==> v23: inputs <==
## alu16_top
module alu16_top(clk, valA, valB, aluop, sub, lr, cc, result);
	input clk;
	input [15:0] valA, valB;
	input [3:0] aluop;
	input sub, lr;
	output reg [3:0] cc;
	output reg [15:0] result;
	reg [15:0] a_q, b_q;
	reg [3:0] op_q;
	reg sub_q, lr_q;
	wire [3:0] cc_w;
	wire [15:0] result_w;
	ALU alu(.valA(a_q), .valB(b_q), .aluop(op_q), .sub(sub_q), .lr(lr_q), .cc(cc_w), .result(result_w));
	always @(posedge clk) begin
		a_q <= valA;
		b_q <= valB;
		op_q <= aluop;
		sub_q <= sub;
		lr_q <= lr;
		cc <= cc_w;
		result <= result_w;
	end
endmodule
make LEC_CHECK=0 ABC_AREA=1 CAP_MARGIN=20 CELL_PAD_IN_SITES_DETAIL_PLACEMENT=0 CORE_ASPECT_RATIO=1.75 CORE_MARGIN=8 CORE_UTILIZATION=66 CTS_CLUSTER_SIZE=60 SLEW_MARGIN=20 finish   # period 2.74 ns
run.sh (not shown) runs the stock make flow with config.mk's settings and CLKGATE_MAP_FILE=.
==> inputs of v30, as changes to v23 <==
- CELL_PAD_IN_SITES_DETAIL_PLACEMENT: 0 -> default
- CORE_ASPECT_RATIO: 1.75 -> 1.17
- CORE_MARGIN: 8 -> 2
- CORE_UTILIZATION: 66 -> 64
- CTS_CLUSTER_SIZE: 60 -> default
- GPL_ROUTABILITY_DRIVEN: default -> 1
- MIN_ROUTING_LAYER: default -> met1
==> flow/constraint.sdc (replaced) <==
create_clock -name core_clock -period 2.88 [get_ports {clk}]
set_input_delay 0.5760 -clock core_clock [delete_from_list [all_inputs] [get_ports {clk}]]
set_output_delay 0.5760 -clock core_clock [all_outputs]
set_load 0.01 [all_outputs]
==> inputs of v22, as changes to v23 <==
- CELL_PAD_IN_SITES_DETAIL_PLACEMENT: 0 -> default
- CORE_ASPECT_RATIO: 1.75 -> default
- CORE_MARGIN: 8 -> 2
- CORE_UTILIZATION: 66 -> 72
- CTS_CLUSTER_DIAMETER: default -> 392
- CTS_CLUSTER_SIZE: 60 -> 100
==> flow/constraint.sdc (replaced) <==
create_clock -name core_clock -period 2.22 [get_ports {clk}]
set_input_delay 0.4440 -clock core_clock [delete_from_list [all_inputs] [get_ports {clk}]]
set_output_delay 0.4440 -clock core_clock [all_outputs]
set_load 0.01 [all_outputs]
==> inputs of v10, as changes to v23 <==
- ABC_AREA: 1 -> 0
- CELL_PAD_IN_SITES_DETAIL_PLACEMENT: 0 -> default
- CORE_ASPECT_RATIO: 1.75 -> 1.17
- CORE_MARGIN: 8 -> 2
- CTS_CLUSTER_SIZE: 60 -> default
- GPL_ROUTABILITY_DRIVEN: default -> 1
- MIN_ROUTING_LAYER: default -> met1
==> flow/constraint.sdc (replaced) <==
create_clock -name core_clock -period 3.59 [get_ports {clk}]
set_input_delay 0.7180 -clock core_clock [delete_from_list [all_inputs] [get_ports {clk}]]
set_output_delay 0.7180 -clock core_clock [all_outputs]
set_load 0.01 [all_outputs]
==> results.json <==
{
  "status": "did not finish",
  "compound_area_share_pct": 12.1,
  "ys_cells": 975,
  "common_cells": "nand2_1, nand3_1, inv_1",
  "ys_sh_simple_pct": 42.4,
  "stop_stage": "detailed placement (3_5_place_dp)",
  "ys_types": 41,
  "ys_sh_xor_pct": 2.33,
  "die_w_um": 95.4,
  "core_um2": 8130,
  "firstError": "[ERROR DPL-0033] detailed placement checks failed during check placement.",
  "rows": 33,
  "avgSynthCellArea_um2": 6.16
}
That was v22.
==> results.json <==
{
  "status": "did not finish",
  "stop_stage": "clock tree synthesis (4_1_cts)",
  "firstError": "[ERROR DPL-0033] detailed placement checks failed during check placement.",
  "avgSynthCellArea_um2": 6.16,
  "top_cell_area_share_pct": 19.2,
  "place_inst": 1292,
  "ys_types": 41,
  "ys_seq_share_pct": 19.0,
  "die_w_um": 88.1,
  "common_cells": "nand2_1, nand3_1, inv_1",
  "rows": 46,
  "ys_sh_simple_pct": 42.4,
  "die_area_um2": 12500,
  "compound_area_share_pct": 12.1,
  "core_um2": 8980,
  "ys_cells": 975,
  "ys_sh_xor_pct": 2.33,
  "ff_type": "dfxtp_1"
}
That was v23.
==> results.json <==
{
  "status": "did not finish",
  "stop_stage": "global routing (5_1_grt)",
  "firstError": "[ERROR GRT-0232] Routing congestion too high. Check the congestion heatmap in the GUI.",
  "ys_types": 41,
  "ys_sh_xor_pct": 2.33,
  "rows": 38,
  "common_cells": "nand2_1, nand3_1, inv_1",
  "compound_area_share_pct": 12.1,
  "fp_util_pct": 65.2,
  "core_um2": 9220,
  "ys_cells": 975,
  "die_w_um": 93.6,
  "avgSynthCellArea_um2": 6.16,
  "ys_sh_simple_pct": 42.4
}
That was v30.
==> results.json <==
{
  "status": "did not finish",
  "stop_stage": "clock tree synthesis (4_1_cts)",
  "firstError": "[ERROR DPL-0033] detailed placement checks failed during check placement.",
  "compound_area_share_pct": 29.3,
  "common_cells": "a21oi_1, ha_1, nor2_1",
  "ys_types": 84,
  "core_um2": 9860,
  "avgSynthCellArea_um2": 7.87,
  "ys_sh_simple_pct": 16.6,
  "rows": 39,
  "synth_nets": 957,
  "ys_sh_xor_pct": 3.65,
  "ys_cells": 854,
  "die_w_um": 97.3
}
That was v10.
